==> run a <==
Design apollo_top, start of the top module:
module apollo_top(
	input clk,
   input rst_n,
	input rs232_rx,	 
	output rs232_tx,	 
	input[7:0] in_ad_data,
	output out_ad_clk,
	output Sftclk,
	output Lchclk,
	output SDout,
	output test1,
	output test2
    );
clock: 20.0 ns
lec_check: 0
abc_area: 1
cap_margin: 10
cell_pad_in_sites_global_placement: 3
core_aspect_ratio: 1.49
core_margin: 2
core_utilization: 57
gpl_timing_driven: 1
max_routing_layer: met4
min_routing_layer: met2
place_density_lb_addon: 0.12
setup_slack_margin: -0.13
slew_margin: 40
tns_end_percent: 60
run.sh (not shown) runs the stock make flow with config.mk's settings and CLKGATE_MAP_FILE=.
==> inputs of run b, as changes to run a <==
ABC_AREA = unset   (was 1)
CAP_MARGIN = 20   (was 10)
CELL_PAD_IN_SITES_GLOBAL_PLACEMENT = unset   (was 3)
CORE_ASPECT_RATIO = unset   (was 1.49)
CORE_UTILIZATION = 40   (was 57)
GPL_TIMING_DRIVEN = unset   (was 1)
MAX_ROUTING_LAYER = unset   (was met4)
MIN_ROUTING_LAYER = unset   (was met2)
PLACE_DENSITY = 0.6   (was unset)
PLACE_DENSITY_LB_ADDON = unset   (was 0.12)
SETUP_SLACK_MARGIN = 0.16   (was -0.13)
SLEW_MARGIN = 20   (was 40)
TNS_END_PERCENT = unset   (was 60)
==> flow/constraint.sdc (replaced) <==
create_clock -name core_clock -period 7.88 [get_ports {clk}]
set_input_delay 1.5760 -clock core_clock [delete_from_list [all_inputs] [get_ports {clk}]]
set_output_delay 1.5760 -clock core_clock [all_outputs]
set_load 0.01 [all_outputs]
==> inputs of run c, as changes to run a <==
ABC_AREA = unset   (was 1)
CAP_MARGIN = 20   (was 10)
CELL_PAD_IN_SITES_GLOBAL_PLACEMENT = unset   (was 3)
CORE_ASPECT_RATIO = unset   (was 1.49)
CORE_UTILIZATION = 65   (was 57)
GPL_TIMING_DRIVEN = unset   (was 1)
MAX_ROUTING_LAYER = unset   (was met4)
MIN_ROUTING_LAYER = unset   (was met2)
PLACE_DENSITY_LB_ADDON = unset   (was 0.12)
SETUP_SLACK_MARGIN = 3.87   (was -0.13)
SLEW_MARGIN = 20   (was 40)
TNS_END_PERCENT = unset   (was 60)
==> flow/constraint.sdc (replaced) <==
create_clock -name core_clock -period 14.1 [get_ports {clk}]
set_input_delay 2.8200 -clock core_clock [delete_from_list [all_inputs] [get_ports {clk}]]
set_output_delay 2.8200 -clock core_clock [all_outputs]
set_load 0.01 [all_outputs]
==> inputs of run d, as changes to run a <==
ABC_AREA = 0   (was 1)
GPL_TIMING_DRIVEN = 0   (was 1)
==> GITHUB_STEP_SUMMARY <==
### Metrics collected by this job

| Metric | Value |
|---|---|
| Run status | `stopped before the end` |
| Failing step | `global placement without I/O (3_1_place_gp_skip_io)` |
| Stop err | `[ERROR FLW-0024] Place density exceeds 1.0 (current PLACE_DENSITY_LB_ADDON =  0.12). Please check if the value of  PLACE_DENSITY_LB_ADDON is between 0 and 0.99.` |
| Synth unique cells | `between 90 and 100` |
| Sequential share of the synthesized area | `about three fifths` |
| Cells after synthesis | `~4400` |
| Top logic family | `multiplexers` |
| Synth Cell Area | `about 57000 µm²` |
| Die area | `a little over 100000 µm²` |
| Std-Cell Core Area | `99100 µm²` |
the above is filed under run d

==> GITHUB_STEP_SUMMARY <==
## Synthesis and layout report

| Metric | Value |
|---|---|
| Run status | `no timing/DRC/antenna violations` |
| Cells after synthesis | `between 4000 and 5000` |
| RSZ-0062 raised after global routing | `false` |
| First-pass GRT wire length | `around 160000 µm` |
| Design area | `around 63000 µm²` |
| Met2 Usage GRT | `between 30 and 40%` |
| Sequential share of power | `51.8%` |
| Std-Cell Core Area | `86900 µm²` |
| Sequential share of the synthesized area | `between 60% and 70%` |
| Worst Path Buf+Inv | `3` |
| Synth unique cells | `around 92` |
| Synth Cell Area | `roughly 57000 µm²` |
| Layout Cells excl Fill | `around 5700` |
| Cell-internal power | `6140 µW` |
| Die area | `~90000 µm²` |
the above is filed under run c

==> GITHUB_STEP_SUMMARY <==
## Synthesis and layout report

| Metric | Value |
|---|---|
| Std-Cell Core Area | `approximately 140000 µm²` |
| # fillers | `between 10000 and 15000` |
| Run status | `no timing/DRC/antenna violations` |
| Peak VDD IR | `around 170 µV` |
| Synth Cell Area | `around 57000 µm²` |
| Sequential share of the synthesized area | `60.2%` |
| Worst Path Buf+Inv | `3` |
| Die area | `approximately 150000 µm²` |
| Init Core Util | `40.3%` |
| Top logic family | `multiplexers` |
| Chip Height | `approximately 380 µm` |
| Cells after synthesis | `roughly 4400` |
the above is filed under run b

==> GITHUB_STEP_SUMMARY <==
### Metrics collected by this job

| Metric | Value |
|---|---|
| Run status | `stopped before the end` |
| Failing step | `global placement without I/O (3_1_place_gp_skip_io)` |
| Stop err | `[ERROR FLW-0024] Place density exceeds 1.0 (current PLACE_DENSITY_LB_ADDON =  0.12). Please check if the value of  PLACE_DENSITY_LB_ADDON is between 0 and 0.99.` |
| Die area | `105000 µm²` |
| Yosys top cell by area | `dfrtp_1` |
| Sequential share of the synthesized area | `between 50 and 60%` |
| Die W | `around 270 µm` |
| Synth Cell Area | `between 50000 and 60000 µm²` |
| Top logic family | `simple AND/OR/NAND/NOR gates` |
| Cells after synthesis | `approximately 7000` |
| Std-Cell Core Area | `around 100000 µm²` |
| Synth unique cells | `between 60 and 70` |
| Yosys Chip Area | `between 50000 and 60000 µm²` |
the above is filed under run a



==> inputs of v27 <==
Starting RTL as in the previous note.
## apollo_top
module apollo_top(
	input clk,
   input rst_n,
	input rs232_rx,	 
	output rs232_tx,	 
	input[7:0] in_ad_data,
	output out_ad_clk,
	output Sftclk,
	output Lchclk,
	output SDout,
	output test1,
	output test2
    );
Settings: LEC_CHECK=0, ABC_AREA=1, CAP_MARGIN=5, CELL_PAD_IN_SITES_DETAIL_PLACEMENT=0, CELL_PAD_IN_SITES_GLOBAL_PLACEMENT=0, CORE_ASPECT_RATIO=1.55, CORE_MARGIN=2, CORE_UTILIZATION=72, CTS_CLUSTER_DIAMETER=42, CTS_CLUSTER_SIZE=15, GPL_ROUTABILITY_DRIVEN=1, HOLD_SLACK_MARGIN=-0.1, MAX_ROUTING_LAYER=met4, PLACE_DENSITY_LB_ADDON=0.28, SETUP_SLACK_MARGIN=-0.11, SLEW_MARGIN=30; clock period 2.45 ns.
==> v35 (differences from v27) <==
Settings changed: ABC_AREA 1 to unset, CAP_MARGIN 5 to 20, CELL_PAD_IN_SITES_DETAIL_PLACEMENT 0 to unset, CELL_PAD_IN_SITES_GLOBAL_PLACEMENT 0 to unset, CORE_ASPECT_RATIO 1.55 to unset, CORE_UTILIZATION 72 to 40, CTS_CLUSTER_DIAMETER 42 to unset, CTS_CLUSTER_SIZE 15 to unset, GPL_ROUTABILITY_DRIVEN 1 to unset, HOLD_SLACK_MARGIN -0.1 to unset, MAX_ROUTING_LAYER met4 to unset, PLACE_DENSITY set to 0.6, PLACE_DENSITY_LB_ADDON 0.28 to unset, SETUP_SLACK_MARGIN -0.11 to unset, SLEW_MARGIN 30 to 20.
==> flow/constraint.sdc (replaced) <==
create_clock -name core_clock -period 20.0 [get_ports {clk}]
set_input_delay 4.0000 -clock core_clock [delete_from_list [all_inputs] [get_ports {clk}]]
set_output_delay 4.0000 -clock core_clock [all_outputs]
set_load 0.01 [all_outputs]
==> job_summary.md <==
## Synthesis and layout report

| Metric | Value |
|---|---|
| H-tree levels | 4 |
| Non-clk bufs | 50 |
| Clk pwr | approximately 2700 µW |
| Die height | 382 µm |
| Dpl cell area | around 59000 µm² |
| Status | no timing/DRC/antenna violations |
| Die width | 382 µm |
| Chip area | about 150000 µm² |
| FF-to-FF setup slack | between 15 and 20 ns |
| Arrival time worst endpoint | 8.52 ns |
| Worst path slowest cell | buf_4 |
| Metal2 WL | between 40000 and 50000 µm |
| Ao+oa area frac | around 5.8% |
| Max-area cell share | a little under 60% |
| Non-clock buffer share | 0.796% |
-- figures above: v35

==> job_summary.md <==
## Synthesis and layout report

| Metric | Value |
|---|---|
| Ao+oa area frac | 6.44% |
| Worst setup margin | -0.311 ns |
| Setup violators final | 2 |
| Status | finished with violations |
| Hold Slack | -0.0573 ns |
| Final hold viol count | around 70 |
| Die height | 358 µm |
| Fail Reasons | negative hold slack, negative setup slack |
| Die width | roughly 230 µm |
| Max-area cell share | between 50% and 60% |
-- figures above: v27



==> inputs of trial 27 <==
apollo_top again, from the RTL that the note above started with.
==> flow/config.mk <==
export PLATFORM = sky130hd
export DESIGN_NAME = apollo_top
export DESIGN_NICKNAME = apollo_top
export VERILOG_FILES = /design/flow/design.v
export SDC_FILE = /design/flow/constraint.sdc
export NUM_CORES = 4
export LEC_CHECK = 0
export CAP_MARGIN = 20
export CORE_MARGIN = 2
export CORE_UTILIZATION = 72
export CTS_CLUSTER_DIAMETER = 29
export CTS_CLUSTER_SIZE = 57
export HOLD_SLACK_MARGIN = 0.29
export PLACE_DENSITY_LB_ADDON = 0.0
export SETUP_SLACK_MARGIN = 1.33
export SLEW_MARGIN = 20
==> flow/constraint.sdc <==
create_clock -name core_clock -period 4.48 [get_ports {clk}]
set_input_delay 0.8960 -clock core_clock [delete_from_list [all_inputs] [get_ports {clk}]]
set_output_delay 0.8960 -clock core_clock [all_outputs]
set_load 0.01 [all_outputs]
==> trial 2: changes against trial 27 <==
ABC_AREA = 1   (was default)
CTS_CLUSTER_DIAMETER = default   (was 29)
CTS_CLUSTER_SIZE = 74   (was 57)
HOLD_SLACK_MARGIN = default   (was 0.29)
PLACE_DENSITY_LB_ADDON = 0.29   (was 0.0)
SETUP_SLACK_MARGIN = default   (was 1.33)
SLEW_MARGIN = 40   (was 20)
==> flow/constraint.sdc (replaced) <==
create_clock -name core_clock -period 17.9 [get_ports {clk}]
set_input_delay 3.5800 -clock core_clock [delete_from_list [all_inputs] [get_ports {clk}]]
set_output_delay 3.5800 -clock core_clock [all_outputs]
set_load 0.01 [all_outputs]
==> build 35: changes against trial 27 <==
ABC_AREA = 1   (was default)
CELL_PAD_IN_SITES_DETAIL_PLACEMENT = 2   (was default)
CORE_UTILIZATION = 52   (was 72)
CTS_CLUSTER_DIAMETER = default   (was 29)
CTS_CLUSTER_SIZE = 72   (was 57)
GPL_TIMING_DRIVEN = 0   (was default)
HOLD_SLACK_MARGIN = 0.27   (was 0.29)
PLACE_DENSITY = 0.6   (was default)
PLACE_DENSITY_LB_ADDON = default   (was 0.0)
SETUP_SLACK_MARGIN = default   (was 1.33)
==> flow/constraint.sdc (replaced) <==
create_clock -name core_clock -period 20.0 [get_ports {clk}]
set_input_delay 4.0000 -clock core_clock [delete_from_list [all_inputs] [get_ports {clk}]]
set_output_delay 4.0000 -clock core_clock [all_outputs]
set_load 0.01 [all_outputs]
==> build 66: changes against trial 27 <==
CORE_UTILIZATION = 67   (was 72)
CTS_CLUSTER_DIAMETER = default   (was 29)
CTS_CLUSTER_SIZE = default   (was 57)
HOLD_SLACK_MARGIN = default   (was 0.29)
PLACE_DENSITY = 0.6   (was default)
PLACE_DENSITY_LB_ADDON = default   (was 0.0)
SETUP_SLACK_MARGIN = default   (was 1.33)
==> flow/constraint.sdc (replaced) <==
create_clock -name core_clock -period 7.88 [get_ports {clk}]
set_input_delay 1.5760 -clock core_clock [delete_from_list [all_inputs] [get_ports {clk}]]
set_output_delay 1.5760 -clock core_clock [all_outputs]
set_load 0.01 [all_outputs]
==> GITHUB_STEP_SUMMARY <==
## Implementation flow summary

| Metric | Value |
|---|---|
| Status | `complete, no violations` |
| Rows | `106` |
| Max Used Layer | `met5` |
| Worst-margin pin slew | `about 1.1 ns` |
| Non-clock buffering overhead | `0.921%` |
| Clock Skew | `around 0.018 ns` |
| Top cells by area | `dfrtp_1, mux2_2, nand2_1` |
| Largest net degree at the start of global routing | `214` |
| Setup ws final | `approximately 3.5 ns` |
| RR Endpoint | `receiver.get_bit.bit_syn.U1.count_num[3]` |
Source of the figures above: build 66

==> GITHUB_STEP_SUMMARY <==
## Implementation flow summary

| Metric | Value |
|---|---|
| Setup ws final | `~12 ns` |
| Rows | `between 100 and 150` |
| Top cells by area | `dfrtp_1, nand2_1, o21ai_0` |
| Max Used Layer | `met5` |
| Worst-margin pin slew | `just over 0.8 ns` |
| Non-clock buffering overhead | `less than 1%` |
| Status | `complete, no violations` |
| Largest net degree at the start of global routing | `220` |
| Critical path's slowest cell | `clkdlybuf4s50_1` |
| Clock Skew | `between 0.02 and 0.025 ns` |
Source of the figures above: trial 2

==> GITHUB_STEP_SUMMARY <==
## Implementation flow summary

| Metric | Value |
|---|---|
| Status | `complete, no violations` |
| Largest net degree at the start of global routing | `between 150 and 200` |
| Setup ws final | `1.26 ns` |
| Rows | `~100` |
| Max Used Layer | `met4` |
| RR Endpoint | `receiver.get_rssi.rsum[12]` |
| Top cells by area | `dfrtp_1, mux2_2, nand2_1` |
| Worst-margin pin slew | `approximately 1.0 ns` |
Source of the figures above: trial 27

==> GITHUB_STEP_SUMMARY <==
## Implementation flow summary

| Metric | Value |
|---|---|
| Status | `stopped before the end` |
| Stop stage | `detailed placement (3_5_place_dp)` |
| Halt Reason | `[ERROR DPL-0033] detailed placement checks failed during check placement.` |
| GPL Wtd Cong | `around 0.85` |
| Area leader share | `a little under three fifths` |
| Core Box Area | `roughly 0.11 mm^2` |
| Die Y | `338 um` |
| Yosys simple share | `around a quarter` |
| Top cells by area | `dfrtp_1, nand2_1, o21ai_0` |
| Rows | `~120` |
Source of the figures above: build 35

Power and IR drop assume default switching activity.
